### run.sh
#!/bin/bash
# the make line also repeats each setting of config.mk as NAME=value (left out here)
make -C /OpenROAD-flow-scripts/flow DESIGN_CONFIG=/design/flow/config.mk WORK_HOME=/design/flow/orfs CLKGATE_MAP_FILE= finish
### config.mk
export PLATFORM = sky130hd
export DESIGN_NAME = rv32i
export DESIGN_NICKNAME = rv32i
export VERILOG_FILES = /design/flow/design.v
export SDC_FILE = /design/flow/constraint.sdc
export NUM_CORES = 4
export LEC_CHECK = 0
export CAP_MARGIN = 15
export CORE_MARGIN = 2
export CORE_UTILIZATION = 66
export CTS_CLUSTER_SIZE = 41
export SETUP_SLACK_MARGIN = 1.75
export SLEW_MARGIN = 40
### constraint.sdc
create_clock -name core_clock -period 9.23 [get_ports {clk}]
set_input_delay 1.8460 -clock core_clock [delete_from_list [all_inputs] [get_ports {clk}]]
set_output_delay 1.8460 -clock core_clock [all_outputs]
set_load 0.01 [all_outputs]
### design.v
module alu (
  input [32-1:0] a, b, 
  input [2:0] s, 
  input ext,addcom,
  output [32-1:0] y );
  wire [4:0] shamt;
  wire signed [31:0] sa, sb, sy, slt;
  wire [31:0] sltu;
  wire [31:0] yy;
  assign sa = $signed(a);
  assign sb = $signed(b);
  assign shamt = b[4:0];
  assign sy = sa >>> shamt;
  assign sltu = a <b ? 1:0;
  assign slt = sa <sb ? 1:0;
  assign y = addcom ?  a+b: yy;
  assign yy = s==3'b000 & ext ? a-b:
  			 s==3'b000 & ~ext ? a+b:
             s==3'b100 ? a ^ b:
             s==3'b110 ? a | b:
             s==3'b111 ? a & b:
             s==3'b010 ? slt:
             s==3'b011 ? sltu:
             s==3'b001 ? a << shamt:
             s==3'b101 & ~ext ? a >> shamt:
             s==3'b101 & ext ? sy: 0;
endmodule
module rfile (
 input clk,
 input [5-1:0] a1, a2, a3,
 output [32-1:0] rd1, rd2,
 input [32-1:0] wd3,
 input we3);
	reg [32-1:0] rf[0:32-1];
	assign rd1 = |a1 == 0 ? 0: rf[a1];
	assign rd2 = |a2 == 0 ? 0: rf[a2];
	always @(negedge clk) 
		if(we3) rf[a3] <= wd3;
endmodule
module rv32i (
    input clk,
    rst_n,
    input [32-1:0] instr,
    input [32-1:0] readdata,
    output reg [32-1:0] pc,
    output [32-1:0] adrdata,
    output [32-1:0] writedata,
    output we,
    output ecall
);
  reg [32-1:0] pcplus4D;
  wire [32-1:0] pcplus4;
  reg [32-1:0] pcBranchMissed;
  reg [32-1:0] instrD;
  wire stall;
  wire btakenD;
  wire bra_op;
  assign pcplus4 = pc + 4;
  wire pre_bra_op;
  wire [32-1:0] pcbranch;
  wire branchMiss;
  reg [1:0] bra_history[0:31];
  wire [4:0] bra_history_address;
  reg [4:0] bra_history_addressD;
  wire [12:0] imm_bF;
  wire [2:0] funct3F;
  wire [6:0] funct7F;
  wire [7-1:0] opcodeF;
  wire [5-1:0] rs1F, rs2F, rdF;
  wire [19:0] sextF;
  assign {funct7F, rs2F, rs1F, funct3F, rdF, opcodeF} = instr;
  assign sextF = {20{instr[31]}};
  assign imm_bF = {funct7F[6], rdF[0], funct7F[5:0], rdF[4:1], 1'b0};
  assign pre_bra_op = (opcodeF == 7'b1100011);
  assign pcbranch = pcplus4 + {sextF[18:0], imm_bF};
  assign bra_history_address = pc[6:2];
  wire bra_history_now;
  assign bra_history_now = bra_history[bra_history_address][1];
  always @(posedge clk or negedge rst_n) begin
    if (!rst_n) instrD <= 0;
    else if (!stall & branchMiss & bra_op) instrD <= 32'b0000000000000000000000000_0110011;
    else if (!stall) instrD <= instr;
  end
  integer i;
  always @(posedge clk or negedge rst_n) begin
    if (!rst_n) begin
      pc <= 0;
      pcBranchMissed <= 0;
      bra_history_addressD <= 0;
    end else if (!stall & branchMiss & bra_op) pc <= pcBranchMissed;
    else if (!stall & pre_bra_op & bra_history_now) begin
      pc <= pcbranch;
      pcBranchMissed <= pcplus4;
      bra_history_addressD <= bra_history_address;
    end else if (!stall & pre_bra_op & !bra_history_now) begin
      pc <= pcplus4;
      pcBranchMissed <= pcbranch;
      bra_history_addressD <= bra_history_address;
    end else if (!stall & branchMiss & bra_op) pc <= pcBranchMissed;
    else if (!stall) pc <= pcplus4;
  end
  always @(posedge clk or negedge rst_n) begin
    if (!rst_n) begin
      for (i = 0; i < 32; i = i + 1) begin
        bra_history[i] <= 2'b10;
      end
    end else if (!stall & bra_op & btakenD & bra_history[bra_history_addressD] != 2'b11)
      bra_history[bra_history_addressD] <= bra_history[bra_history_addressD] + 1;
    else if (!stall & bra_op & !btakenD & bra_history[bra_history_addressD] != 2'b00)
      bra_history[bra_history_addressD] <= bra_history[bra_history_addressD] - 1;
  end
  wire addcom;
  wire [2:0] funct3;
  wire [6:0] funct7;
  wire [5-1:0] rs1, rs2, rd;
  wire [32-1:0] reg1, reg2, reg1f, reg2f;
  wire [7-1:0] opcode;
  wire [ 5-1:0] shamt;
  wire [7-1:0] func;
  wire [11:0] imm_i, imm_s;
  wire [12:0] imm_b;
  wire [20:0] imm_j, imm_u;
  wire rwe;
  wire alu_op, imm_op;
  wire sw_op, beq_op, bne_op, blt_op, bge_op, bltu_op, bgeu_op, lw_op;
  wire slt_op, ecall_op;
  wire lui_op;
  wire ext;
  wire signed [31:0] sreg1, sreg2;
  wire [19:0] sext;
  wire [32-1:0] imm;
  reg [32-1:0] immE, reg1E, reg2E;
  wire [32-1:0] resultdata;
  reg [5-1:0] rdE, rdW;
  reg [2:0] funct3E;
  reg extE, sw_opE, lw_opE, lw_opM, lui_opE, ecall_opE, rweE, rweM, addcomE;
  reg [5-1:0] rdM;
  reg rweW, alu_opE;
  reg [5-1:0] rs1E, rs2E;
  wire lwstall, branchstall;
  reg [32-1:0] resultM;
  assign sreg1 = $signed(reg1f);
  assign sreg2 = $signed(reg2f);
  assign {funct7, rs2, rs1, funct3, rd, opcode} = instrD;
  assign sext = {20{instrD[31]}};
  assign imm_i = {funct7, rs2};
  assign imm_s = {funct7, rd};
  assign imm_b = {funct7[6], rd[0], funct7[5:0], rd[4:1], 1'b0};
  assign imm_j = {instrD[31], instrD[19:12], instrD[20], instrD[30:21], 1'b0};
  assign imm_u = instrD[31:12];
  assign sw_op = (opcode == 7'b0100011) & (funct3 == 3'b010);
  assign lw_op = (opcode == 7'b0000011) & (funct3 == 3'b010);
  assign alu_op = (opcode == 7'b0110011);
  assign imm_op = (opcode == 7'b0010011);
  assign bra_op = (opcode == 7'b1100011);
  assign lui_op = (opcode == 7'b0110111);
  assign beq_op = bra_op & (funct3 == 3'b000);
  assign bne_op = bra_op & (funct3 == 3'b001);
  assign blt_op = bra_op & (funct3 == 3'b100);
  assign bge_op = bra_op & (funct3 == 3'b101);
  assign bltu_op = bra_op & (funct3 == 3'b110);
  assign bgeu_op = bra_op & (funct3 == 3'b111);
  assign ecall_op = (opcode == 7'b1110011) & (funct3 == 3'b000);
  assign ext = alu_op & funct7[5];
  assign imm = imm_op | lw_op ? {sext, imm_i}:
				sw_op ? {sext, imm_s}:
	      lui_op ? {imm_u,12'b0}: {sext[10:0], imm_j};
  assign rwe = lw_op | alu_op | imm_op | lui_op;
  assign addcom = (lw_op | sw_op);
  rfile rfile_1 (
      .clk(clk),
      .rd1(reg1),
      .a1 (rs1),
      .rd2(reg2),
      .a2 (rs2),
      .wd3(resultdata),
      .a3 (rdW),
      .we3(rweW)
  );
  assign lwstall = ((rs1 == rdE) | ((rs2 == rdE) & !imm_op)) & lw_opE;
  assign branchstall =  (bra_op & rweE & (rs1 == rdE | rs2 == rdE)) |
      (bra_op & lw_opM & (rs1 == rdM | rs2 == rdM));
  assign stall = lwstall | branchstall;
  assign branchMiss = btakenD != bra_history[bra_history_addressD][1];
  assign reg1f = (rs1 != 0) & (rs1 == rdM) & rweM ? resultM : reg1;
  assign reg2f = (rs2 != 0) & (rs2 == rdM) & rweM ? resultM : reg2;
  assign btakenD = beq_op & (reg1f == reg2f) | bne_op & (reg1f != reg2f) |
		blt_op & (sreg1<sreg2)  | bge_op & (sreg1>=sreg2)  |
		bltu_op & (reg1f<reg2f)  | bgeu_op & (reg1f>=reg2f);
  always @(posedge clk or negedge rst_n) begin
    if (!rst_n) begin
      reg1E <= 0;
      reg2E <= 0;
      rdE <= 0;
      rs1E <= 0;
      rs2E <= 0;
      funct3E <= 0;
      sw_opE <= 0;
      lw_opE <= 0;
      ecall_opE <= 0;
      lui_opE <= 0;
      alu_opE <= 0;
      rweE <= 0;
      addcomE <= 0;
      extE <= 0;
      immE <= 0;
    end else if (stall) begin
      sw_opE <= 0;
      rweE   <= 0;
      lw_opE <= 0;
    end else begin
      reg1E <= reg1f;
      reg2E <= reg2f;
      rdE <= rd;
      rs1E <= rs1;
      rs2E <= rs2;
      funct3E <= funct3;
      sw_opE <= sw_op;
      lw_opE <= lw_op;
      ecall_opE <= ecall_op;
      lui_opE <= lui_op;
      alu_opE <= alu_op;
      rweE <= rwe;
      addcomE <= addcom;
      extE <= ext;
      immE <= imm;
    end
  end
  wire [32-1:0] srca, srcb, alub, result, aluresult;
  reg [32-1:0] alubM;
  reg sw_opM, ecall_opM;
  wire [32-1:0] fdata;
  reg  [32-1:0] fdataW;
  assign result = lui_opE ? immE : aluresult;
  assign srca = rweM & rs1E!=0 & rdM == rs1E ? resultM:
				rweW & rs1E!=0 & rdW == rs1E ? fdataW: reg1E;
  assign srcb = alu_opE ? alub : immE;
  assign alub = rweM & rs2E!=0 & rdM == rs2E ? resultM:
				rweW & rs2E!=0 & rdW == rs2E ? fdataW: reg2E;
  alu alu_1 (
      .a(srca),
      .b(srcb),
      .s(funct3E),
      .ext(extE),
      .addcom(addcomE),
      .y(aluresult)
  );
  always @(posedge clk or negedge rst_n) begin
    if (!rst_n) begin
      resultM <= 0;
      alubM <= 0;
      rdM <= 0;
      rweM <= 0;
      sw_opM <= 0;
      lw_opM <= 0;
      ecall_opM <= 0;
    end else begin
      resultM <= result;
      alubM <= alub;
      rdM <= rdE;
      rweM <= rweE;
      sw_opM <= sw_opE;
      lw_opM <= lw_opE;
      ecall_opM <= ecall_opE;
    end
  end
  reg lw_opW, ecall_opW;
  reg [32-1:0] resultW;
  reg [32-1:0] readdataW;
  assign we = sw_opM;
  assign adrdata = resultM;
  assign writedata = alubM;
  assign fdata = lw_opM ? readdata : resultM;
  always @(posedge clk or negedge rst_n) begin
    if (!rst_n) begin
      lw_opW <= 0;
      ecall_opW <= 0;
      rdW <= 0;
      rweW <= 0;
      fdataW <= 0;
      resultW <= 0;
      readdataW <= 0;
    end else begin
      lw_opW <= lw_opM;
      ecall_opW <= ecall_opM;
      rdW <= rdM;
      rweW <= rweM;
      readdataW <= readdata;
      fdataW <= fdata;
      resultW <= resultM;
    end
  end
  assign ecall = ecall_opW;
  assign resultdata = lw_opW ? readdataW : resultW;
endmodule
==> results.yml, run 1 <==
# flow metrics
synthesis:
  async_reset_ff_share_pct: 31.2
  yosys_warnings: 3
  yosysTopAreaCellShare_pct: 37.7
  fa_ha_area_share_pct: 2.62
  ys_area_sq_mm: 0.0815
  xor_area_share_pct: 1.41
  yosysTopAreaCell: "edfxtp_1"
  yosys.area_share.simple_pct: 8.39
  aoi_share_pct: 10.4
  top_logic_kind: "multiplexers"
  syn_nets: 6428
  yosysMostFrequentCell: "edfxtp_1"
  yosys-stat-cells: 6193
  synth.distinct_cells: 95
  topCellsByArea: "edfxtp_1, mux4_2, dfrtp_1"
  ys_ff: 1488
  ys.flop_type: "edfxtp_1"
  ys_seq_share_pct: 52.0
  synth_area_sq_mm: 0.0815
  synthCells: 6193
  ys_sh_mux_pct: 22.1
  edf_count: 1024
  avgSynthCellArea_sq_um: 13.2
  synthTopCellsByCount: "edfxtp_1, mux4_2, nand2_1"
floorplanning:
  die_h_um: 355
  io_pins: 164
  die_area_sq_mm: 0.126
  fp-utilization_pct: 66.7
  die_w_um: 355
  rows: 128
  core_area_sq_mm: 0.122
clock_tree:
  ctsRootBufferMaster: "clkbuf_16"
  cts_max_path_buffers: 3
  cts.sinks: 1488
  cts_made_buffers: 157
  htreeDepth: 4
placement:
  dpl_cell_area_sq_mm: 0.0866
  placed_cells: 7815
  dp_slack_ns: -0.959
  io_buffers: 163
  finalWeightedCongestion: 1.08
  dpl.hpwl_um: 199000
run_status:
  lastStage: "global routing (5_1_grt)"
  status: "aborted with a tool error"
[through the flow]
| step | hold WS, ns | TNS, ns | total power, uW | util (%) |
|---|---|---|---|---|
| 3_5_place_dp | 0.343 | -122.38 | 12900 | 70.8 |
| 2_1_floorplan | 0.331 | 0 | 11200 | - |
| 4_1_cts | 0.355 | -122.84 | 22000 | 79.6 |
| 3_3_place_gp | 0.342 | -72.85 | 12800 | 70.7 |
[repair_timing]
item / 4_1_cts
cloned: 9
endpoints found under the setup margin: 422
pin swaps: 59
endpoints found under the hold margin: 0
resized: 172
buffers inserted: 47
hold buffers: 0
==> run 2, diff against run 1 <==
- CAP_MARGIN: 15 -> 40
- CORE_UTILIZATION: 66 -> 72
- CTS_CLUSTER_DIAMETER: unset -> 214
- CTS_CLUSTER_SIZE: 41 -> 36
- PLACE_DENSITY: unset -> 0.63
- SETUP_SLACK_MARGIN: 1.75 -> unset
- clock period: 9.23 -> 9.4 ns (I/O delays scaled with it)
==> run 2 against run 1 <==
The flow again stops in global routing (5_1_grt). Synthesized area unchanged. Die area down 8.2%. Synthesized cell count unchanged.
==> results.yml, run 2 <==
# flow metrics
synthesis:
  ys_sh_mux_pct: 22.1
  yosys.area_share.simple_pct: 8.39
  topCellsByArea: "edfxtp_1, mux4_2, dfrtp_1"
  async_reset_ff_share_pct: 31.2
  yosys-stat-cells: 6193
  yosysTopAreaCellShare_pct: 37.7
  xor_area_share_pct: 1.41
  synthTopCellsByCount: "edfxtp_1, mux4_2, nand2_1"
  synth.distinct_cells: 95
  avgSynthCellArea_sq_um: 13.2
  edf_count: 1024
  aoi_share_pct: 10.4
  yosysTopAreaCell: "edfxtp_1"
  synth_area_sq_mm: 0.0815
  ys_seq_share_pct: 52.0
  synthCells: 6193
  ys.flop_type: "edfxtp_1"
  ys_ff: 1488
  yosysMostFrequentCell: "edfxtp_1"
  yosys_warnings: 3
  syn_nets: 6428
  ys_area_sq_mm: 0.0815
  top_logic_kind: "multiplexers"
  fa_ha_area_share_pct: 2.62
global_route:
  overflow: 3713
  grt_use_total_pct: 97.6
clock_tree:
  holdBufCountCts: 0
  cts_made_buffers: 47
  cts.sinks: 1488
  ctsRootBufferMaster: "clkbuf_16"
  htreeDepth: 2
  cts_max_path_buffers: 3
floorplanning:
  die_h_um: 340
  die_w_um: 340
  core_area_sq_mm: 0.112
  die_area_sq_mm: 0.116
  fp-utilization_pct: 72.5
  rows: 123
  io_pins: 164
placement:
  finalWeightedCongestion: 1.08
  io_buffers: 163
  dpl_cell_area_sq_mm: 0.0866
  dpl.hpwl_um: 257000
run_status:
  status: "aborted with a tool error"
  lastStage: "global routing (5_1_grt)"
  tool.error: "[ERROR GRT-0116] Global routing finished with congestion. Check the congestion regions in the DRC Viewer."
==> run 2: stage by stage <==
stage	setup TNS [ns]	std cells	setup slack, ns
2_1_floorplan	0	6193	0.0145
3_3_place_gp	-79.10	7696	-0.693
3_5_place_dp	-169.62	7709	-1.43
4_1_cts	-147.86	8870	-1.01
==> run 2: repair_timing <==
item | in CTS
buffers inserted | 59
gates cloned | 9
gates resized | 180
endpoints found under the setup margin | 165
pin swaps | 62
==> run 2: routing by layer <==
layer / overflow / global-route usage [%]
met1: 673 / 95.2
met2: 1365 / 103
met3: 703 / 94.1
met4: 863 / 99.6
met5: 109 / 86.4
==> run 3, diff against run 2 <==
- CAP_MARGIN: 40 -> 20
- CORE_UTILIZATION: 72 -> 65
- CTS_CLUSTER_DIAMETER: 214 -> unset
- CTS_CLUSTER_SIZE: 36 -> unset
- PLACE_DENSITY: 0.63 -> unset
- SETUP_SLACK_MARGIN: unset -> 2.62
- SLEW_MARGIN: 40 -> 20
- clock period: 9.4 -> 8.96 ns (I/O delays scaled with it)
==> run 3 against run 2 <==
The run again fails in global routing (5_1_grt). Synthesized area unchanged. Die area increased by 11%. Synthesized cell count unchanged.
==> results.yml, run 3 <==
# flow metrics
run_status:
  status: "aborted with a tool error"
  lastStage: "global routing (5_1_grt)"
  tool.error: "[ERROR GRT-0232] Routing congestion too high. Check the congestion heatmap in the GUI."
synthesis:
  yosys_warnings: 3
  yosysTopAreaCellShare_pct: 37.7
  aoi_share_pct: 10.4
  synth.distinct_cells: 95
  fa_ha_area_share_pct: 2.62
  synth_area_sq_mm: 0.0815
  ys_seq_share_pct: 52.0
  yosys-stat-cells: 6193
  yosysMostFrequentCell: "edfxtp_1"
  xor_area_share_pct: 1.41
  ys_area_sq_mm: 0.0815
  async_reset_ff_share_pct: 31.2
  ys.flop_type: "edfxtp_1"
  yosys.area_share.simple_pct: 8.39
  syn_nets: 6428
  top_logic_kind: "multiplexers"
  topCellsByArea: "edfxtp_1, mux4_2, dfrtp_1"
  edf_count: 1024
  ys_sh_mux_pct: 22.1
  synthCells: 6193
  synthTopCellsByCount: "edfxtp_1, mux4_2, nand2_1"
  ys_ff: 1488
  yosysTopAreaCell: "edfxtp_1"
  avgSynthCellArea_sq_um: 13.2
global_route:
  grt_use_total_pct: 83.0
  overflow: 189
clock_tree:
  cts_max_path_buffers: 3
  cts.sinks: 1488
  holdBufCountCts: 0
  htreeDepth: 4
  ctsRootBufferMaster: "clkbuf_16"
  cts_made_buffers: 156
placement:
  dpl_cell_area_sq_mm: 0.0865
  placed_cells: 7818
  io_buffers: 163
  finalWeightedCongestion: 1.09
  dpl.hpwl_um: 211000
floorplanning:
  die_h_um: 358
  core_area_sq_mm: 0.124
  fp-utilization_pct: 65.6
  die_w_um: 358
  io_pins: 164
  rows: 129
  die_area_sq_mm: 0.128
run 3: repair_timing:
item	4_1_cts
pin swaps	84
gates cloned	13
gates resized	236
buffers inserted	82
setup endpoints to repair	2292
run 3: metal layers:
| layer | global-route usage [%] | GRT overflow |
|---|---|---|
| met3 | 75.5 | 26 |
| met4 | 79.1 | 60 |
| met1 | 83.9 | 17 |
| met5 | 55.2 | 1 |
| met2 | 92.5 | 85 |
run 3: stage by stage:
step | setup TNS (ns) | worst slack (ns) | power (uW)
4_1_cts | -152.30 | -1.05 | 22900
3_5_place_dp | -176.60 | -1.24 | 13400
3_3_place_gp | -99.34 | -0.732 | 13200
2_1_floorplan | 0 | 0.0468 | 11600
==> run 4, diff against run 3 <==
- CAP_MARGIN: 20 -> 40
- CELL_PAD_IN_SITES_DETAIL_PLACEMENT: unset -> 0
- CORE_MARGIN: 2 -> 3
- CORE_UTILIZATION: 65 -> 66
- CTS_CLUSTER_DIAMETER: unset -> 379
- CTS_CLUSTER_SIZE: unset -> 21
- HOLD_SLACK_MARGIN: unset -> 0.29
- SETUP_SLACK_MARGIN: 2.62 -> unset
- SLEW_MARGIN: 20 -> 10
- clock period: 8.96 -> 7.04 ns (I/O delays scaled with it)
==> run 4 against run 3 <==
Synthesized area stayed put. Die area is 0.39% lower. Synthesized cell count stayed put. The flow again stops in global routing (5_1_grt).
==> results.yml, run 4 <==
# flow metrics
floorplanning:
  core_area_sq_mm: 0.122
  io_pins: 164
  die_area_sq_mm: 0.128
  rows: 128
  die_w_um: 357
  fp-utilization_pct: 66.7
  die_h_um: 357
synthesis:
  xor_area_share_pct: 1.41
  synth.distinct_cells: 95
  yosys_warnings: 3
  yosys-stat-cells: 6193
  yosysTopAreaCell: "edfxtp_1"
  topCellsByArea: "edfxtp_1, mux4_2, dfrtp_1"
  avgSynthCellArea_sq_um: 13.2
  syn_nets: 6428
  yosys.area_share.simple_pct: 8.39
  aoi_share_pct: 10.4
  edf_count: 1024
  synthTopCellsByCount: "edfxtp_1, mux4_2, nand2_1"
  async_reset_ff_share_pct: 31.2
  synthCells: 6193
  ys_sh_mux_pct: 22.1
  yosysTopAreaCellShare_pct: 37.7
  top_logic_kind: "multiplexers"
  ys_area_sq_mm: 0.0815
  ys_seq_share_pct: 52.0
  synth_area_sq_mm: 0.0815
  fa_ha_area_share_pct: 2.62
  ys.flop_type: "edfxtp_1"
  yosysMostFrequentCell: "edfxtp_1"
  ys_ff: 1488
clock_tree:
  cts_max_path_buffers: 3
  htreeDepth: 3
  cts_made_buffers: 80
  cts.sinks: 1488
  ctsRootBufferMaster: "clkbuf_16"
  holdBufCountCts: 0
placement:
  placed_cells: 7910
  finalWeightedCongestion: 1.09
  io_buffers: 163
  dpl.hpwl_um: 220000
  dpl_cell_area_sq_mm: 0.0875
run_status:
  status: "aborted with a tool error"
  lastStage: "global routing (5_1_grt)"
-- run 4: stage by stage --
step           setup TNS [ns]  hold WS, ns  setup WS, ns  power (uW)  util [%]
2_1_floorplan         -125.17        0.331        -0.913       14700         -
3_3_place_gp          -250.19        0.334         -1.67       16900      71.4
3_5_place_dp          -340.31        0.349         -2.27       17100      71.6
4_1_cts               -314.81        0.363         -2.02       25000      77.6
-- run 4: timing repair --
item	4_1_cts
buffers inserted	31
gates resized	151
setup endpoints to repair	165
gates cloned	12
pin swaps	35
==> run 5, diff against run 4 <==
- CELL_PAD_IN_SITES_DETAIL_PLACEMENT: 0 -> unset
- CORE_MARGIN: 3 -> 2
- CORE_UTILIZATION: 66 -> 72
- CTS_CLUSTER_DIAMETER: 379 -> 215
- CTS_CLUSTER_SIZE: 21 -> 36
- HOLD_SLACK_MARGIN: 0.29 -> unset
- PLACE_DENSITY: unset -> 0.63
- SETUP_SLACK_MARGIN: unset -> -0.67
- SLEW_MARGIN: 10 -> 40
- clock period: 7.04 -> 9.71 ns (I/O delays scaled with it)
==> run 5 against run 4 <==
Die area down 9.3%. Synthesized cell count is the same. Synthesized area is the same. The run again fails in global routing (5_1_grt).
==> results.yml, run 5 <==
# flow metrics
run_status:
  status: "aborted with a tool error"
  lastStage: "global routing (5_1_grt)"
  tool.error: "[ERROR GRT-0116] Global routing finished with congestion. Check the congestion regions in the DRC Viewer."
synthesis:
  async_reset_ff_share_pct: 31.2
  aoi_share_pct: 10.4
  ys.flop_type: "edfxtp_1"
  top_logic_kind: "multiplexers"
  avgSynthCellArea_sq_um: 13.2
  synth.distinct_cells: 95
  yosysMostFrequentCell: "edfxtp_1"
  yosys.area_share.simple_pct: 8.39
  synthCells: 6193
  ys_seq_share_pct: 52.0
  topCellsByArea: "edfxtp_1, mux4_2, dfrtp_1"
  yosys-stat-cells: 6193
  xor_area_share_pct: 1.41
  ys_area_sq_mm: 0.0815
  syn_nets: 6428
  synthTopCellsByCount: "edfxtp_1, mux4_2, nand2_1"
  ys_ff: 1488
  yosys_warnings: 3
  yosysTopAreaCell: "edfxtp_1"
  edf_count: 1024
  ys_sh_mux_pct: 22.1
  synth_area_sq_mm: 0.0815
  fa_ha_area_share_pct: 2.62
  yosysTopAreaCellShare_pct: 37.7
global_route:
  overflow: 1659
  grt_use_total_pct: 92.0
clock_tree:
  cts_made_buffers: 47
  holdBufCountCts: 0
  htreeDepth: 2
  cts_max_path_buffers: 3
  cts.sinks: 1488
  ctsRootBufferMaster: "clkbuf_16"
placement:
  io_buffers: 163
  finalWeightedCongestion: 1.09
  dpl.hpwl_um: 239000
  dp_slack_ns: -1.42
floorplanning:
  io_pins: 164
  rows: 123
  core_area_sq_mm: 0.112
  die_h_um: 340
  die_area_sq_mm: 0.116
  fp-utilization_pct: 72.5
  die_w_um: 340
==> run 5: stage by stage <==
| stage | area (sq um) | cells | total power [uW] |
|---|---|---|---|
| 4_1_cts | 92400 | 8818 | 17400 |
| 3_5_place_dp | 86400 | 7684 | 12400 |
| 3_3_place_gp | 85900 | 7667 | 12100 |
| 2_1_floorplan | 81500 | 6193 | 10700 |
==> run 5: timing repair <==
action,CTS
setup buffers,56
endpoints found under the setup margin,165
resized,105
pin swaps,26
==> run 5: per-layer routing <==
metal  track usage [%]  overflow
met1              91.6       211
met2              98.9       591
met3              86.6       334
met4              91.2       479
met5              73.2        44
==> run 6, diff against run 5 <==
- CTS_CLUSTER_DIAMETER: 215 -> unset
- CTS_CLUSTER_SIZE: 36 -> 62
- MAX_ROUTING_LAYER: unset -> met4
- PLACE_DENSITY: 0.63 -> unset
- PLACE_DENSITY_LB_ADDON: unset -> 0.0
- SETUP_SLACK_MARGIN: -0.67 -> 3.12
- SLEW_MARGIN: 40 -> 20
- TNS_END_PERCENT: unset -> 95
- clock period: 9.71 -> 10.8 ns (I/O delays scaled with it)
==> run 6 against run 5 <==
The run again fails in global routing (5_1_grt). Synthesized cell count did not move. Synthesized area is the same. Die area stayed put.
==> results.yml, run 6 <==
# flow metrics
synthesis:
  synth_area_sq_mm: 0.0815
  async_reset_ff_share_pct: 31.2
  yosys_warnings: 3
  ys_area_sq_mm: 0.0815
  xor_area_share_pct: 1.41
  yosys.area_share.simple_pct: 8.39
  top_logic_kind: "multiplexers"
  avgSynthCellArea_sq_um: 13.2
  aoi_share_pct: 10.4
  yosysTopAreaCellShare_pct: 37.7
  synthTopCellsByCount: "edfxtp_1, mux4_2, nand2_1"
  yosys-stat-cells: 6193
  syn_nets: 6428
  synth.distinct_cells: 95
  fa_ha_area_share_pct: 2.62
  topCellsByArea: "edfxtp_1, mux4_2, dfrtp_1"
  edf_count: 1024
  yosysTopAreaCell: "edfxtp_1"
  ys_ff: 1488
  synthCells: 6193
  ys_sh_mux_pct: 22.1
  ys_seq_share_pct: 52.0
  yosysMostFrequentCell: "edfxtp_1"
  ys.flop_type: "edfxtp_1"
clock_tree:
  cts_made_buffers: 157
  ctsRootBufferMaster: "clkbuf_16"
  holdBufCountCts: 0
  cts.sinks: 1488
  cts_max_path_buffers: 3
  htreeDepth: 4
global_route:
  overflow: 5890
  grt_use_total_pct: 102
floorplanning:
  die_area_sq_mm: 0.116
  die_h_um: 340
  fp-utilization_pct: 72.5
  die_w_um: 340
  rows: 123
  io_pins: 164
  core_area_sq_mm: 0.112
run_status:
  lastStage: "global routing (5_1_grt)"
  status: "aborted with a tool error"
  tool.error: "[ERROR GRT-0116] Global routing finished with congestion. Check the congestion regions in the DRC Viewer."
placement:
  io_buffers: 163
  dpl.hpwl_um: 243000
  finalWeightedCongestion: 1.12
  placed_cells: 7610
run 6: layer usage:
| metal | overflow | global-route usage [%] |
|---|---|---|
| met1 | 1241 | 99.7 |
| met2 | 2464 | 108 |
| met3 | 1200 | 96.5 |
| met4 | 985 | 102 |
| met5 | - | - |
run 6: repair_timing:
action                                 4_1_cts
pin swaps                                   35
setup endpoints to repair                 1251
gates cloned                                 5
buffers inserted                            38
gates resized                              150
endpoints found under the hold margin        0
run 6: per-stage QoR:
stage	TNS [ns]	setup WS, ns	total power (uW)	util [%]	instance area (sq um)
2_1_floorplan	0	0.967	9600	-	81700
3_3_place_gp	-0.0902	-0.0176	10900	75.8	85200
3_5_place_dp	-76.32	-0.715	11200	76.4	85900
4_1_cts	-38.10	-0.385	19600	85.9	96500
==> run 7, diff against run 6 <==
- CORE_UTILIZATION: 72 -> 71
- CTS_CLUSTER_DIAMETER: unset -> 214
- CTS_CLUSTER_SIZE: 62 -> 36
- MAX_ROUTING_LAYER: met4 -> unset
- PLACE_DENSITY: unset -> 0.63
- PLACE_DENSITY_LB_ADDON: 0.0 -> unset
- SETUP_SLACK_MARGIN: 3.12 -> 2.87
- SLEW_MARGIN: 20 -> 40
- TNS_END_PERCENT: 95 -> unset
- clock period: 10.8 -> 9.91 ns (I/O delays scaled with it)
==> run 7 against run 6 <==
The run again fails in global routing (5_1_grt). Synthesized area unchanged. Die area up 1.4%. Synthesized cell count unchanged.
==> results.yml, run 7 <==
# flow metrics
run_status:
  status: "aborted with a tool error"
  lastStage: "global routing (5_1_grt)"
  tool.error: "[ERROR GRT-0116] Global routing finished with congestion. Check the congestion regions in the DRC Viewer."
placement:
  placed_cells: 7671
  dpl.hpwl_um: 229000
  dpl_cell_area_sq_mm: 0.0864
  dp_slack_ns: -0.996
  finalWeightedCongestion: 1.09
  io_buffers: 163
clock_tree:
  cts.sinks: 1488
  ctsRootBufferMaster: "clkbuf_16"
  cts_max_path_buffers: 3
  htreeDepth: 2
  cts_made_buffers: 47
floorplanning:
  io_pins: 164
  die_w_um: 343
  fp-utilization_pct: 71.4
  core_area_sq_mm: 0.114
  die_area_sq_mm: 0.117
  die_h_um: 343
  rows: 124
synthesis:
  ys_ff: 1488
  ys_area_sq_mm: 0.0815
  yosysTopAreaCellShare_pct: 37.7
  synthTopCellsByCount: "edfxtp_1, mux4_2, nand2_1"
  yosys.area_share.simple_pct: 8.39
  avgSynthCellArea_sq_um: 13.2
  ys.flop_type: "edfxtp_1"
  fa_ha_area_share_pct: 2.62
  synth.distinct_cells: 95
  aoi_share_pct: 10.4
  topCellsByArea: "edfxtp_1, mux4_2, dfrtp_1"
  xor_area_share_pct: 1.41
  ys_seq_share_pct: 52.0
  yosysTopAreaCell: "edfxtp_1"
  yosys-stat-cells: 6193
  async_reset_ff_share_pct: 31.2
  synth_area_sq_mm: 0.0815
  syn_nets: 6428
  ys_sh_mux_pct: 22.1
  yosys_warnings: 3
  synthCells: 6193
  top_logic_kind: "multiplexers"
  yosysMostFrequentCell: "edfxtp_1"
  edf_count: 1024
global_route:
  grt_use_total_pct: 86.6
  overflow: 519
-- run 7: repair_timing --
item | CTS
hold buffers | 0
pin swaps | 20
cloned | 1
setup buffers | 23
resized | 88
setup endpoints to repair | 1668
-- run 7: per-stage QoR --
step                      power, uW  utilization, %
after detailed placement      12100            75.8
after CTS                     16800            80.8
after global placement        11900            75.2
after floorplan               10500               -
-- run 7: metal layers --
layer,GRT overflow,GRT usage (%)
met3,79,80.2
met4,159,82.4
met1,75,87.1
met5,12,64.0
met2,194,95.2
==> run 8, diff against run 7 <==
- CAP_MARGIN: 40 -> 0
- CORE_UTILIZATION: 71 -> 72
- CTS_CLUSTER_DIAMETER: 214 -> 341
- CTS_CLUSTER_SIZE: 36 -> 62
- PLACE_DENSITY: 0.63 -> unset
- PLACE_DENSITY_LB_ADDON: unset -> 0.0
- SETUP_SLACK_MARGIN: 2.87 -> 2.62
- SLEW_MARGIN: 40 -> 20
- TNS_END_PERCENT: unset -> 95
- clock period: 9.91 -> 9.04 ns (I/O delays scaled with it)
==> run 8 against run 7 <==
The run again fails in global routing (5_1_grt). Synthesized cell count stayed put. Synthesized area unchanged. Die area shrank 1.4%.
==> results.yml, run 8 <==
# flow metrics
synthesis:
  async_reset_ff_share_pct: 31.2
  synth.distinct_cells: 95
  yosys.area_share.simple_pct: 8.39
  ys_sh_mux_pct: 22.1
  top_logic_kind: "multiplexers"
  ys_ff: 1488
  synth_area_sq_mm: 0.0815
  avgSynthCellArea_sq_um: 13.2
  yosysTopAreaCellShare_pct: 37.7
  edf_count: 1024
  yosys-stat-cells: 6193
  fa_ha_area_share_pct: 2.62
  synthCells: 6193
  ys.flop_type: "edfxtp_1"
  aoi_share_pct: 10.4
  yosysMostFrequentCell: "edfxtp_1"
  xor_area_share_pct: 1.41
  syn_nets: 6428
  yosysTopAreaCell: "edfxtp_1"
  synthTopCellsByCount: "edfxtp_1, mux4_2, nand2_1"
  ys_area_sq_mm: 0.0815
  ys_seq_share_pct: 52.0
  yosys_warnings: 3
  topCellsByArea: "edfxtp_1, mux4_2, dfrtp_1"
run_status:
  tool.error: "[ERROR GRT-0116] Global routing finished with congestion. Check the congestion regions in the DRC Viewer."
  lastStage: "global routing (5_1_grt)"
  status: "aborted with a tool error"
clock_tree:
  cts_made_buffers: 27
  cts_max_path_buffers: 3
  cts.sinks: 1488
  ctsRootBufferMaster: "clkbuf_16"
  htreeDepth: 1
  holdBufCountCts: 0
floorplanning:
  fp-utilization_pct: 72.5
  die_area_sq_mm: 0.116
  core_area_sq_mm: 0.112
  die_w_um: 340
  die_h_um: 340
  io_pins: 164
  rows: 123
global_route:
  overflow: 154
  grt_use_total_pct: 81.9
placement:
  finalWeightedCongestion: 1.09
  io_buffers: 163
  dpl.hpwl_um: 229000
-- run 8: what timing repair did --
item                       in CTS
gates resized                 152
buffers inserted               53
gates cloned                    8
setup endpoints to repair    2294
pin swaps                      42
-- run 8: per-layer routing --
| layer | global-route usage [%] | GRT overflow |
|---|---|---|
| met1 | 83.5 | 12 |
| met2 | 93.1 | 59 |
| met3 | 73.0 | 34 |
| met4 | 74.8 | 48 |
| met5 | 53.9 | 1 |
-- run 8: metrics by stage --
| stage | setup slack (ns) | std cells | utilization [%] | area [sq um] | hold WS, ns |
|---|---|---|---|---|---|
| 4_1_cts | -1.13 | 8799 | 82.0 | 92100 | 0.390 |
| 3_5_place_dp | -1.30 | 7675 | 76.7 | 86100 | 0.342 |
| 3_3_place_gp | -0.780 | 7675 | 76.7 | 86100 | 0.341 |
| 2_1_floorplan | 0.0868 | 6193 | - | 81700 | 0.331 |
==> run 9, diff against run 8 <==
- CAP_MARGIN: 0 -> 40
- CORE_UTILIZATION: 72 -> 68
- CTS_CLUSTER_DIAMETER: 341 -> unset
- CTS_CLUSTER_SIZE: 62 -> unset
- PLACE_DENSITY_LB_ADDON: 0.0 -> unset
- SETUP_SLACK_MARGIN: 2.62 -> unset
- SLEW_MARGIN: 20 -> 40
- TNS_END_PERCENT: 95 -> unset
- clock period: 9.04 -> 11.4 ns (I/O delays scaled with it)
==> run 9 against run 8 <==
The run again fails in global routing (5_1_grt). Synthesized cell count stayed put. Die area grew 5.8%. Synthesized area did not move.
==> results.yml, run 9 <==
# flow metrics
synthesis:
  synth.distinct_cells: 95
  ys_seq_share_pct: 52.0
  ys.flop_type: "edfxtp_1"
  edf_count: 1024
  fa_ha_area_share_pct: 2.62
  async_reset_ff_share_pct: 31.2
  synth_area_sq_mm: 0.0815
  syn_nets: 6428
  ys_area_sq_mm: 0.0815
  topCellsByArea: "edfxtp_1, mux4_2, dfrtp_1"
  yosys_warnings: 3
  synthCells: 6193
  synthTopCellsByCount: "edfxtp_1, mux4_2, nand2_1"
  avgSynthCellArea_sq_um: 13.2
  yosysTopAreaCell: "edfxtp_1"
  ys_ff: 1488
  yosys-stat-cells: 6193
  ys_sh_mux_pct: 22.1
  xor_area_share_pct: 1.41
  yosysMostFrequentCell: "edfxtp_1"
  yosys.area_share.simple_pct: 8.39
  top_logic_kind: "multiplexers"
  aoi_share_pct: 10.4
  yosysTopAreaCellShare_pct: 37.7
placement:
  io_buffers: 163
  dpl_cell_area_sq_mm: 0.0859
  dpl.hpwl_um: 226000
  finalWeightedCongestion: 1.12
floorplanning:
  die_h_um: 350
  die_w_um: 350
  fp-utilization_pct: 68.8
  die_area_sq_mm: 0.123
  rows: 126
  core_area_sq_mm: 0.118
  io_pins: 164
clock_tree:
  holdBufCountCts: 0
  ctsRootBufferMaster: "clkbuf_16"
  cts_made_buffers: 156
  htreeDepth: 4
  cts.sinks: 1488
  cts_max_path_buffers: 3
run_status:
  lastStage: "global routing (5_1_grt)"
  status: "aborted with a tool error"
  tool.error: "[ERROR GRT-0116] Global routing finished with congestion. Check the congestion regions in the DRC Viewer."
global_route:
  grt_use_total_pct: 81.5
  overflow: 240
run 9: repair_timing:
action / in CTS
setup endpoints to repair: 165
gates resized: 79
buffers inserted: 48
pin swaps: 23
run 9: through the flow:
| step | worst slack [ns] | total power, uW | std cells |
|---|---|---|---|
| after floorplan | 0.589 | 9070 | 6193 |
| after global placement | -0.0113 | 10300 | 7670 |
| after detailed placement | -0.503 | 10500 | 7693 |
| after CTS | 0.0153 | 17700 | 9050 |
run 9: metal layers:
metal	GRT overflow	global-route usage (%)
met5	3	54.0
met4	81	77.0
met3	28	72.4
met2	101	92.5
met1	27	82.1
==> run 10, diff against run 9 <==
- CORE_UTILIZATION: 68 -> 66
- HOLD_SLACK_MARGIN: unset -> 0.3
- SETUP_SLACK_MARGIN: unset -> 1.66
- SLEW_MARGIN: 40 -> 5
- clock period: 11.4 -> 9.36 ns (I/O delays scaled with it)
==> run 10 against run 9 <==
The flow again stops in global routing (5_1_grt). Synthesized cell count unchanged. Synthesized area unchanged. Die area grew 3.0%.
==> results.yml, run 10 <==
# flow metrics
synthesis:
  async_reset_ff_share_pct: 31.2
  ys_seq_share_pct: 52.0
  yosys.area_share.simple_pct: 8.39
  aoi_share_pct: 10.4
  yosysMostFrequentCell: "edfxtp_1"
  yosysTopAreaCellShare_pct: 37.7
  synthCells: 6193
  ys.flop_type: "edfxtp_1"
  ys_area_sq_mm: 0.0815
  ys_ff: 1488
  yosys_warnings: 3
  yosysTopAreaCell: "edfxtp_1"
  top_logic_kind: "multiplexers"
  avgSynthCellArea_sq_um: 13.2
  fa_ha_area_share_pct: 2.62
  ys_sh_mux_pct: 22.1
  topCellsByArea: "edfxtp_1, mux4_2, dfrtp_1"
  yosys-stat-cells: 6193
  xor_area_share_pct: 1.41
  syn_nets: 6428
  synth.distinct_cells: 95
  edf_count: 1024
  synthTopCellsByCount: "edfxtp_1, mux4_2, nand2_1"
  synth_area_sq_mm: 0.0815
clock_tree:
  cts.sinks: 1488
  ctsRootBufferMaster: "clkbuf_16"
  cts_made_buffers: 157
  holdBufCountCts: 0
  htreeDepth: 4
  cts_max_path_buffers: 3
floorplanning:
  io_pins: 164
  rows: 128
  fp-utilization_pct: 66.7
  die_h_um: 355
  die_area_sq_mm: 0.126
  core_area_sq_mm: 0.122
  die_w_um: 355
placement:
  io_buffers: 163
  dpl.hpwl_um: 218000
  dp_slack_ns: -1.10
  finalWeightedCongestion: 1.08
global_route:
  overflow: 240
  grt_use_total_pct: 84.7
run_status:
  lastStage: "global routing (5_1_grt)"
  tool.error: "[ERROR GRT-0232] Routing congestion too high. Check the congestion heatmap in the GUI."
  status: "aborted with a tool error"
[run 10: through the flow]
stage	total power (uW)	instance area (sq um)	hold WS [ns]	std cells	setup TNS, ns
4_1_cts	21800	97400	0.374	9203	-161.19
3_5_place_dp	12800	86700	0.342	7834	-152.80
3_3_place_gp	12600	86300	0.343	7799	-60.79
2_1_floorplan	11100	81600	0.331	6193	0
[run 10: layer usage]
metal,overflow,global-route usage (%)
met5,7,57.4
met4,86,80.3
met3,32,77.6
met2,87,93.9
met1,28,85.8
[run 10: timing repair]
action,CTS
cloned,12
pin swaps,65
endpoints found under the setup margin,245
buffers inserted,44
resized,219
==> run 11, diff against run 10 <==
- CORE_UTILIZATION: 66 -> 40
- HOLD_SLACK_MARGIN: 0.3 -> unset
- SETUP_SLACK_MARGIN: 1.66 -> unset
- SLEW_MARGIN: 5 -> 40
- clock period: 9.36 -> 10.2 ns (I/O delays scaled with it)
==> run 11 against run 10 <==
Now fails the layout checks on negative setup slack. Synthesized cell count is the same. Die area grew 64%. Synthesized area is the same.
==> results.yml, run 11 <==
# flow metrics
clock_tree:
  insertion_delay_ns: 0.86
  cts.sinks: 1488
  ctsRootBufferMaster: "clkbuf_16"
  cts.clk_slew.worst_paths_ns: 0.06
  cts_made_buffers: 171
  cts_max_path_buffers: 3
  holdBufCountCts: 0
  cts_tree: "yes"
  htreeDepth: 4
global_route:
  antenna_found_initial: 12
  grt_pass1_vias: 64406
  grt_pass1_wl_um: 447000
  grt_use_total_pct: 29.9
  grt_max_degree: 212
  overflow: 0
cells_and_area:
  regArea_sq_mm: 0.0424
  nFillCells: 17696
  final_area_sq_mm: 0.0988
  syn2layout_area_growth_pct: 21.3
  nets: 7675
  comb_area_sq_mm: 0.0376
  final_util_pct: 48.8
run_status:
  status: "complete, but fails checks"
  failed_checks: "negative setup slack"
power:
  pwr-share-clk_pct: 41.5
  pg_clk_uw: 8030
  p_int_uw: 12800
  leakagePower_uw: 0.0393
  pwr-share-comb_pct: 20.7
  power-top-group: "clock"
  seq_power_share_pct: 37.8
  pwr_density_cell_mw_per_mm2: 196
  swShare_pct: 34.0
  irDropWorstVdd_uv: 201
  pg_seq_uw: 7310
  p_sw_uw: 6570
  comb_cell_power_uw: 4000
floorplanning:
  fp-utilization_pct: 40.3
  die_h_um: 455
  rows: 165
  core_area_sq_mm: 0.202
  die_w_um: 455
  io_pins: 164
  die_area_sq_mm: 0.207
placement:
  dpl_cell_area_sq_mm: 0.0881
  io_buffers: 163
  dpl.hpwl_um: 204000
  finalWeightedCongestion: 1.04
setup_path:
  worstReg2RegStart: "rfile_1.rf[4][26]$_DFFE_NP_"
  reg2regPathDepth: 25
  path_common_cell: "buf_6"
  cp-start-kind: "flop"
  r2r-end: "pcBranchMissed[6]$_DFFE_PN0P_"
  cp_slowest_stage_delay_ns: 0.51
  crit_path_end: "pcBranchMissed[6]$_DFFE_PN0P_"
  cp.required_ns: 10.96
  cp_data_arrival_time_ns: 11.12
  slowest_stage: "mux4_2"
  cp_top_family: "multiplexers"
  critPathKind: "flop to flop"
  worstSetupEndpointType: "flop"
  crit_start: "rfile_1.rf[4][26]$_DFFE_NP_"
  rrSetupSlack_ns: -0.16
  path_buffers: 7
  path_depth: 25
  cp_max_fo: 7
synthesis:
  avgSynthCellArea_sq_um: 13.2
  ys_seq_share_pct: 52.0
  synthTopCellsByCount: "edfxtp_1, mux4_2, nand2_1"
  yosys-stat-cells: 6193
  aoi_share_pct: 10.4
  yosysTopAreaCell: "edfxtp_1"
  synthCells: 6193
  synth.distinct_cells: 95
  synth_area_sq_mm: 0.0815
  xor_area_share_pct: 1.41
  topCellsByArea: "edfxtp_1, mux4_2, dfrtp_1"
  yosys.area_share.simple_pct: 8.39
  ys_ff: 1488
  fa_ha_area_share_pct: 2.62
  ys_area_sq_mm: 0.0815
  ys.flop_type: "edfxtp_1"
  yosys_warnings: 3
  top_logic_kind: "multiplexers"
  async_reset_ff_share_pct: 31.2
  edf_count: 1024
  ys_sh_mux_pct: 22.1
  yosysTopAreaCellShare_pct: 37.7
  syn_nets: 6428
  yosysMostFrequentCell: "edfxtp_1"
sta:
  hold_viol_final: 0
  maxSlewViolCount: 0
  worst_slack_ns: -0.158
  slew_headroom_pct: 36.1
  rsz0062_at_grt: "yes"
  fin_setup_tns_ns: -5.87
  tightestPinTransition_ns: 0.949
  clock_skew_ns: 0.0809
  setup_violations: 91
worst_hold_path:
  hold_path_depth: 0
  holdCritStartpoint: "sw_opE$_DFF_PN0_"
  hold_path_class: "flop to flop"
  holdPathEnd: "sw_opM$_DFF_PN0_"
job:
  warnings: 1104
  maxCapViolations: 0
drt:
  drt-initial-drc-count: 8024
  dr.pass1.iters: 8
  wl_per_cell_um: 30.7
  via_count: 63742
  drcViolationCount: 0
  vias_per_cell: 6.21
  antenna_left: 0
  drt-total-wl_um: 314000
==> run 11: layout make-up <==
type	count	area share, %
sequential	1488	43.0
clock inverter	1142	5.27
clock buffer	195	4.63
antenna	7	0.0177
timing repair buffer	526	5.14
multi-input combinational	4078	38.0
tap	2672	3.38
inverter	151	0.576
==> run 11: timing repair <==
action / CTS / global route
gates resized: 97 / 28
endpoints found under the setup margin: 165 / 165
setup buffers: 19 / 12
cloned: 2 / 2
pin swaps: 15 / 29
==> run 11: layer usage <==
metal | vias up | wire, um | track usage [%]
met1 | 32486 | 120000 | 38.7
met4 | 0 | 18500 | 17.6
met5 | - | 0 | 0
met3 | 710 | 29900 | 7.32
met2 | 3650 | 146000 | 45.9
li1 | 26896 | - | -
==> run 11: through the flow <==
| step | setup WS, ns | hold slack, ns | total power [uW] | cells |
|---|---|---|---|---|
| final | -0.158 | 0.353 | 19300 | 10259 |
| after global routing | -0.324 | 0.366 | 20400 | 10255 |
| after CTS | -0.186 | 0.351 | 19400 | 10237 |
| after detailed placement | -0.870 | 0.339 | 11800 | 8882 |
| after global placement | -0.974 | 0.335 | 11700 | 8871 |
| after floorplan | 0.0193 | 0.331 | 10100 | 6193 |
==> run 12, diff against run 11 <==
- CAP_MARGIN: 40 -> 20
- CORE_UTILIZATION: 40 -> 66
- CTS_CLUSTER_DIAMETER: unset -> 352
- SETUP_SLACK_MARGIN: unset -> -0.61
- SLEW_MARGIN: 40 -> 20
- clock period: 10.2 -> 8.07 ns (I/O delays scaled with it)
==> run 12 against run 11 <==
The run now fails in global routing (5_1_grt). Synthesized area unchanged. Synthesized cell count unchanged. Die area shrank 39%.
==> results.yml, run 12 <==
# flow metrics
synthesis:
  ys_ff: 1488
  ys_sh_mux_pct: 22.1
  aoi_share_pct: 10.4
  yosysTopAreaCellShare_pct: 37.7
  yosys_warnings: 3
  synth.distinct_cells: 95
  ys_area_sq_mm: 0.0815
  yosysTopAreaCell: "edfxtp_1"
  async_reset_ff_share_pct: 31.2
  synth_area_sq_mm: 0.0815
  avgSynthCellArea_sq_um: 13.2
  yosysMostFrequentCell: "edfxtp_1"
  ys.flop_type: "edfxtp_1"
  synthTopCellsByCount: "edfxtp_1, mux4_2, nand2_1"
  xor_area_share_pct: 1.41
  syn_nets: 6428
  top_logic_kind: "multiplexers"
  yosys-stat-cells: 6193
  ys_seq_share_pct: 52.0
  topCellsByArea: "edfxtp_1, mux4_2, dfrtp_1"
  synthCells: 6193
  yosys.area_share.simple_pct: 8.39
  fa_ha_area_share_pct: 2.62
  edf_count: 1024
global_route:
  overflow: 185
  grt_use_total_pct: 83.9
placement:
  finalWeightedCongestion: 1.08
  dpl.hpwl_um: 226000
  io_buffers: 163
clock_tree:
  cts_max_path_buffers: 3
  htreeDepth: 4
  holdBufCountCts: 0
  ctsRootBufferMaster: "clkbuf_16"
  cts_made_buffers: 157
  cts.sinks: 1488
floorplanning:
  die_h_um: 355
  rows: 128
  core_area_sq_mm: 0.122
  fp-utilization_pct: 66.7
  io_pins: 164
  die_w_um: 355
  die_area_sq_mm: 0.126
run_status:
  tool.error: "[ERROR GRT-0232] Routing congestion too high. Check the congestion heatmap in the GUI."
  lastStage: "global routing (5_1_grt)"
  status: "aborted with a tool error"
-- run 12: through the flow --
step	total power [uW]	setup slack, ns	cell area, sq um	cells
after CTS	25700	-1.73	97200	9229
after detailed placement	14900	-1.76	87300	7905
after global placement	14700	-1.32	87300	7905
after floorplan	12800	-0.594	81500	6193
-- run 12: metal layers --
layer  GRT usage, %  GRT overflow
met2           93.7            74
met3           76.7            19
met5           55.7             4
met4           79.2            68
met1           84.8            20
-- run 12: what timing repair did --
action	4_1_cts
buffers inserted	11
pin swaps	16
gates cloned	3
endpoints found under the setup margin	165
gates resized	55
==> run 13, diff against run 12 <==
- ABC_AREA: unset -> 1
- CAP_MARGIN: 20 -> 35
- CELL_PAD_IN_SITES_DETAIL_PLACEMENT: unset -> 0
- CORE_ASPECT_RATIO: unset -> 0.56
- CORE_MARGIN: 2 -> 3
- CORE_UTILIZATION: 66 -> 71
- CTS_CLUSTER_DIAMETER: 352 -> 199
- CTS_CLUSTER_SIZE: unset -> 39
- GPL_ROUTABILITY_DRIVEN: unset -> 1
- HOLD_SLACK_MARGIN: unset -> -0.02
- MIN_ROUTING_LAYER: unset -> met2
- PLACE_DENSITY_LB_ADDON: unset -> 0.16
- SETUP_SLACK_MARGIN: -0.61 -> -1.28
- SLEW_MARGIN: 20 -> 35
- TNS_END_PERCENT: unset -> 55
- clock period: 8.07 -> 16.9 ns (I/O delays scaled with it)
==> run 13 against run 12 <==
Synthesized area is 2.9% higher. Synthesized cell count grew 62%. The run again fails in global routing (5_1_grt). Die area is 3.0% lower.
==> results.yml, run 13 <==
# flow metrics
run_status:
  status: "aborted with a tool error"
  lastStage: "global routing (5_1_grt)"
  tool.error: "[ERROR GRT-0116] Global routing finished with congestion. Check the congestion regions in the DRC Viewer."
synthesis:
  edf_count: 1024
  syn_nets: 10237
  xor_area_share_pct: 0.940
  yosysMostFrequentCell: "nand2_1"
  ys_seq_share_pct: 50.6
  yosysTopAreaCell: "edfxtp_1"
  avgSynthCellArea_sq_um: 8.39
  fa_ha_area_share_pct: 2.55
  yosysTopAreaCellShare_pct: 36.7
  synth.distinct_cells: 67
  topCellsByArea: "edfxtp_1, dfrtp_1, o21ai_0"
  aoi_share_pct: 19.4
  yosys_warnings: 3
  ys_sh_mux_pct: 0.430
  synthTopCellsByCount: "nand2_1, o21ai_0, edfxtp_1"
  yosys.area_share.simple_pct: 18.6
  top_logic_kind: "AND-OR/OR-AND gates"
  ys_area_sq_mm: 0.0839
  synthCells: 10002
  ys.flop_type: "edfxtp_1"
  yosys-stat-cells: 10002
  ys_ff: 1488
  synth_area_sq_mm: 0.0839
  async_reset_ff_share_pct: 31.2
clock_tree:
  htreeDepth: 2
  ctsRootBufferMaster: "clkbuf_16"
  cts_setup_buffers: 0
  cts_resized: 0
  cts_max_path_buffers: 3
  cts.sinks: 1488
  cts_made_buffers: 44
  holdBufCountCts: 0
placement:
  io_buffers: 163
  dpl.hpwl_um: 220000
  finalWeightedCongestion: 1.19
  dp_slack_ns: 1.48
floorplanning:
  die_w_um: 465
  io_pins: 164
  core_area_sq_mm: 0.116
  fp-utilization_pct: 72.3
  rows: 93
  die_area_sq_mm: 0.122
  die_h_um: 263
global_route:
  overflow: 4939
  grt_use_total_pct: 101
-- run 13: per-stage QoR --
step / std cells / area (sq um) / utilization (%) / hold WS, ns / power (uW)
4_1_cts: 12267 / 91400 / 78.8 / 0.381 / 9480
3_3_place_gp: 11175 / 86000 / 74.1 / 0.335 / 6890
2_1_floorplan: 10002 / 83900 / - / 0.331 / 6090
3_5_place_dp: 11181 / 86100 / 74.2 / 0.343 / 6970
-- run 13: metal layers --
metal / overflow / GRT usage, %
met5: 393 / 105
met1: - / -
met4: 597 / 89.9
met3: 3176 / 114
met2: 773 / 96.5
==> run 14, diff against run 13 <==
- ABC_AREA: 1 -> unset
- CAP_MARGIN: 35 -> 40
- CORE_ASPECT_RATIO: 0.56 -> unset
- CORE_UTILIZATION: 71 -> 66
- CTS_CLUSTER_DIAMETER: 199 -> 379
- CTS_CLUSTER_SIZE: 39 -> 21
- GPL_ROUTABILITY_DRIVEN: 1 -> unset
- HOLD_SLACK_MARGIN: -0.02 -> unset
- MIN_ROUTING_LAYER: met2 -> unset
- PLACE_DENSITY_LB_ADDON: 0.16 -> unset
- SETUP_SLACK_MARGIN: -1.28 -> 1.51
- SLEW_MARGIN: 35 -> 10
- TNS_END_PERCENT: 55 -> unset
- clock period: 16.9 -> 9.04 ns (I/O delays scaled with it)
==> run 14 against run 13 <==
The flow again stops in global routing (5_1_grt). Synthesized cell count decreased by 38%. Synthesized area fell by 2.9%. Die area up 4.3%.
==> results.yml, run 14 <==
# flow metrics
run_status:
  status: "aborted with a tool error"
  lastStage: "global routing (5_1_grt)"
  tool.error: "[ERROR DRT-9419] Inst _8168_ not found in insts_set_"
synthesis:
  fa_ha_area_share_pct: 2.62
  synth.distinct_cells: 95
  ys_ff: 1488
  synthCells: 6193
  ys_sh_mux_pct: 22.1
  yosysTopAreaCell: "edfxtp_1"
  ys.flop_type: "edfxtp_1"
  synthTopCellsByCount: "edfxtp_1, mux4_2, nand2_1"
  yosys.area_share.simple_pct: 8.39
  top_logic_kind: "multiplexers"
  yosysMostFrequentCell: "edfxtp_1"
  async_reset_ff_share_pct: 31.2
  synth_area_sq_mm: 0.0815
  avgSynthCellArea_sq_um: 13.2
  xor_area_share_pct: 1.41
  aoi_share_pct: 10.4
  ys_seq_share_pct: 52.0
  edf_count: 1024
  syn_nets: 6428
  ys_area_sq_mm: 0.0815
  topCellsByArea: "edfxtp_1, mux4_2, dfrtp_1"
  yosysTopAreaCellShare_pct: 37.7
  yosys-stat-cells: 6193
  yosys_warnings: 3
placement:
  io_buffers: 163
  finalWeightedCongestion: 1.06
  dpl_cell_area_sq_mm: 0.0870
  dpl.hpwl_um: 217000
  placed_cells: 7852
floorplanning:
  io_pins: 164
  core_area_sq_mm: 0.122
  fp-utilization_pct: 66.7
  die_h_um: 357
  die_area_sq_mm: 0.128
  die_w_um: 357
  rows: 128
clock_tree:
  htreeDepth: 3
  ctsRootBufferMaster: "clkbuf_16"
  cts.sinks: 1488
  cts_max_path_buffers: 3
  cts_made_buffers: 80
  holdBufCountCts: 0
run 14: repair_timing:
action / CTS
setup endpoints to repair: 394
resized: 81
cloned: 7
pin swaps: 22
setup buffers: 41
run 14: through the flow:
stage               hold WS, ns  worst slack [ns]  setup TNS, ns
detailed placement        0.340             -1.25        -172.31
CTS                       0.361             -1.19        -174.52
global placement          0.339            -0.722         -91.17
floorplan                 0.331            0.0868              0
==> run 15, diff against run 14 <==
- ABC_AREA: unset -> 1
- CELL_PAD_IN_SITES_DETAIL_PLACEMENT: 0 -> 2
- CORE_ASPECT_RATIO: unset -> 0.56
- CORE_UTILIZATION: 66 -> 61
- CTS_CLUSTER_DIAMETER: 379 -> 199
- CTS_CLUSTER_SIZE: 21 -> 39
- GPL_ROUTABILITY_DRIVEN: unset -> 0
- PLACE_DENSITY_LB_ADDON: unset -> 0.0
- SETUP_SLACK_MARGIN: 1.51 -> unset
- SLEW_MARGIN: 10 -> 35
- TNS_END_PERCENT: unset -> 55
- clock period: 9.04 -> 16.9 ns (I/O delays scaled with it)
==> run 15 against run 14 <==
The flow stops in detailed placement (3_5_place_dp). Synthesized area up 2.9%. Die area increased by 11%. Synthesized cell count grew 62%.
==> results.yml, run 15 <==
# flow metrics
synthesis:
  yosysTopAreaCell: "edfxtp_1"
  avgSynthCellArea_sq_um: 8.39
  ys_area_sq_mm: 0.0839
  topCellsByArea: "edfxtp_1, dfrtp_1, o21ai_0"
  synth_area_sq_mm: 0.0839
  yosys-stat-cells: 10002
  ys.flop_type: "edfxtp_1"
  top_logic_kind: "AND-OR/OR-AND gates"
  async_reset_ff_share_pct: 31.2
  ys_ff: 1488
  syn_nets: 10237
  yosysTopAreaCellShare_pct: 36.7
  fa_ha_area_share_pct: 2.55
  ys_seq_share_pct: 50.6
  aoi_share_pct: 19.4
  xor_area_share_pct: 0.940
  ys_sh_mux_pct: 0.430
  yosys.area_share.simple_pct: 18.6
  yosysMostFrequentCell: "nand2_1"
  edf_count: 1024
  yosys_warnings: 3
  synth.distinct_cells: 67
  synthCells: 10002
  synthTopCellsByCount: "nand2_1, o21ai_0, edfxtp_1"
run_status:
  tool.error: "[ERROR DPL-0033] detailed placement checks failed during check placement."
  lastStage: "detailed placement (3_5_place_dp)"
  status: "aborted with a tool error"
floorplanning:
  die_area_sq_mm: 0.142
  rows: 101
  io_pins: 164
  die_w_um: 502
  core_area_sq_mm: 0.136
  fp-utilization_pct: 61.7
  die_h_um: 283
placement:
  io_buffers: 163
-- run 15: metrics by stage --
step | power, uW | cell area (sq um) | instances
after global placement | 6890 | 86300 | 11411
after floorplan | 6090 | 83900 | 10002
==> run 16, diff against run 15 <==
- ABC_AREA: 1 -> unset
- CAP_MARGIN: 40 -> 20
- CELL_PAD_IN_SITES_DETAIL_PLACEMENT: 2 -> unset
- CORE_ASPECT_RATIO: 0.56 -> unset
- CORE_MARGIN: 3 -> 2
- CORE_UTILIZATION: 61 -> 66
- CTS_CLUSTER_DIAMETER: 199 -> unset
- CTS_CLUSTER_SIZE: 39 -> 14
- GPL_ROUTABILITY_DRIVEN: 0 -> unset
- PLACE_DENSITY_LB_ADDON: 0.0 -> unset
- SETUP_SLACK_MARGIN: unset -> 1.57
- SLEW_MARGIN: 35 -> 20
- TNS_END_PERCENT: 55 -> unset
- clock period: 16.9 -> 9.47 ns (I/O delays scaled with it)
==> run 16 against run 15 <==
The run fails in global routing (5_1_grt). Synthesized cell count shrank 38%. Die area shrank 11%. Synthesized area shrank 2.9%.
==> results.yml, run 16 <==
# flow metrics
run_status:
  status: "aborted with a tool error"
  lastStage: "global routing (5_1_grt)"
  tool.error: "[ERROR GRT-0232] Routing congestion too high. Check the congestion heatmap in the GUI."
floorplanning:
  die_h_um: 355
  rows: 128
  core_area_sq_mm: 0.122
  io_pins: 164
  die_w_um: 355
  die_area_sq_mm: 0.126
  fp-utilization_pct: 66.7
synthesis:
  ys_area_sq_mm: 0.0815
  avgSynthCellArea_sq_um: 13.2
  yosysMostFrequentCell: "edfxtp_1"
  synth_area_sq_mm: 0.0815
  yosysTopAreaCellShare_pct: 37.7
  syn_nets: 6428
  aoi_share_pct: 10.4
  ys_seq_share_pct: 52.0
  fa_ha_area_share_pct: 2.62
  topCellsByArea: "edfxtp_1, mux4_2, dfrtp_1"
  ys_sh_mux_pct: 22.1
  edf_count: 1024
  synth.distinct_cells: 95
  top_logic_kind: "multiplexers"
  xor_area_share_pct: 1.41
  ys.flop_type: "edfxtp_1"
  synthTopCellsByCount: "edfxtp_1, mux4_2, nand2_1"
  async_reset_ff_share_pct: 31.2
  yosysTopAreaCell: "edfxtp_1"
  ys_ff: 1488
  yosys_warnings: 3
  yosys-stat-cells: 6193
  yosys.area_share.simple_pct: 8.39
  synthCells: 6193
global_route:
  grt_use_total_pct: 85.4
  overflow: 224
clock_tree:
  htreeDepth: 4
  ctsRootBufferMaster: "clkbuf_16"
  cts_made_buffers: 156
  cts.sinks: 1488
  cts_max_path_buffers: 3
placement:
  dpl.hpwl_um: 216000
  finalWeightedCongestion: 1.03
  placed_cells: 7806
  io_buffers: 163
## run 16: stage by stage
stage               setup WS [ns]  utilization (%)  setup TNS [ns]  cell area (sq um)  total power [uW]
floorplan                   0.302                -               0              81600             10900
global placement           -0.560             70.6          -64.32              86200             12500
detailed placement          -1.06             70.6         -141.64              86200             12700
CTS                        -0.831             79.3         -120.55              96900             21800
## run 16: what timing repair did
action	CTS
gates cloned	6
gates resized	106
hold buffers	0
endpoints found under the hold margin	0
pin swaps	34
setup endpoints to repair	298
setup buffers	73
## run 16: per-layer routing
layer,overflow,track usage [%]
met5,1,61.2
met4,75,79.8
met3,30,77.7
met1,32,87.1
met2,86,94.6
==> run 17, diff against run 16 <==
- CORE_ASPECT_RATIO: unset -> 0.5
- CORE_MARGIN: 2 -> 10
- CORE_UTILIZATION: 66 -> 65
- CTS_CLUSTER_DIAMETER: unset -> 380
- CTS_CLUSTER_SIZE: 14 -> 66
- PLACE_DENSITY_LB_ADDON: unset -> 0.22
- SETUP_SLACK_MARGIN: 1.57 -> 1.67
- TNS_END_PERCENT: unset -> 20
- clock period: 9.47 -> 11.5 ns (I/O delays scaled with it)
==> run 17 against run 16 <==
The run again fails in global routing (5_1_grt). Die area is 11% higher. Synthesized cell count did not move. Synthesized area unchanged.
==> results.yml, run 17 <==
# flow metrics
placement:
  io_buffers: 163
  finalWeightedCongestion: 1.04
  dpl.hpwl_um: 214000
synthesis:
  syn_nets: 6428
  synthTopCellsByCount: "edfxtp_1, mux4_2, nand2_1"
  ys_sh_mux_pct: 22.1
  xor_area_share_pct: 1.41
  yosysMostFrequentCell: "edfxtp_1"
  ys_area_sq_mm: 0.0815
  edf_count: 1024
  avgSynthCellArea_sq_um: 13.2
  top_logic_kind: "multiplexers"
  synth_area_sq_mm: 0.0815
  synth.distinct_cells: 95
  ys.flop_type: "edfxtp_1"
  topCellsByArea: "edfxtp_1, mux4_2, dfrtp_1"
  yosys_warnings: 3
  ys_ff: 1488
  synthCells: 6193
  ys_seq_share_pct: 52.0
  aoi_share_pct: 10.4
  yosysTopAreaCellShare_pct: 37.7
  fa_ha_area_share_pct: 2.62
  yosys.area_share.simple_pct: 8.39
  yosysTopAreaCell: "edfxtp_1"
  async_reset_ff_share_pct: 31.2
  yosys-stat-cells: 6193
clock_tree:
  cts_max_path_buffers: 3
  cts.sinks: 1488
  cts_made_buffers: 26
  ctsRootBufferMaster: "clkbuf_16"
  htreeDepth: 1
  holdBufCountCts: 0
floorplanning:
  core_area_sq_mm: 0.124
  die_w_um: 521
  rows: 91
  io_pins: 164
  fp-utilization_pct: 65.8
  die_area_sq_mm: 0.141
  die_h_um: 270
run_status:
  status: "aborted with a tool error"
  lastStage: "global routing (5_1_grt)"
==> run 17: stage by stage <==
step / setup WS (ns) / power, uW / instance area, sq um / std cells / hold slack [ns]
after floorplan: 1.32 / 9010 / 81600 / 6193 / 0.331
after CTS: 0.266 / 13700 / 90800 / 8835 / 0.389
after global placement: 0.417 / 10200 / 85500 / 7744 / 0.341
after detailed placement: -0.138 / 10300 / 85600 / 7750 / 0.340
==> run 17: repair_timing <==
item | 4_1_cts
gates cloned | 2
setup endpoints to repair | 165
buffers inserted | 21
resized | 61
pin swaps | 21
Power and IR drop assume default switching activity.
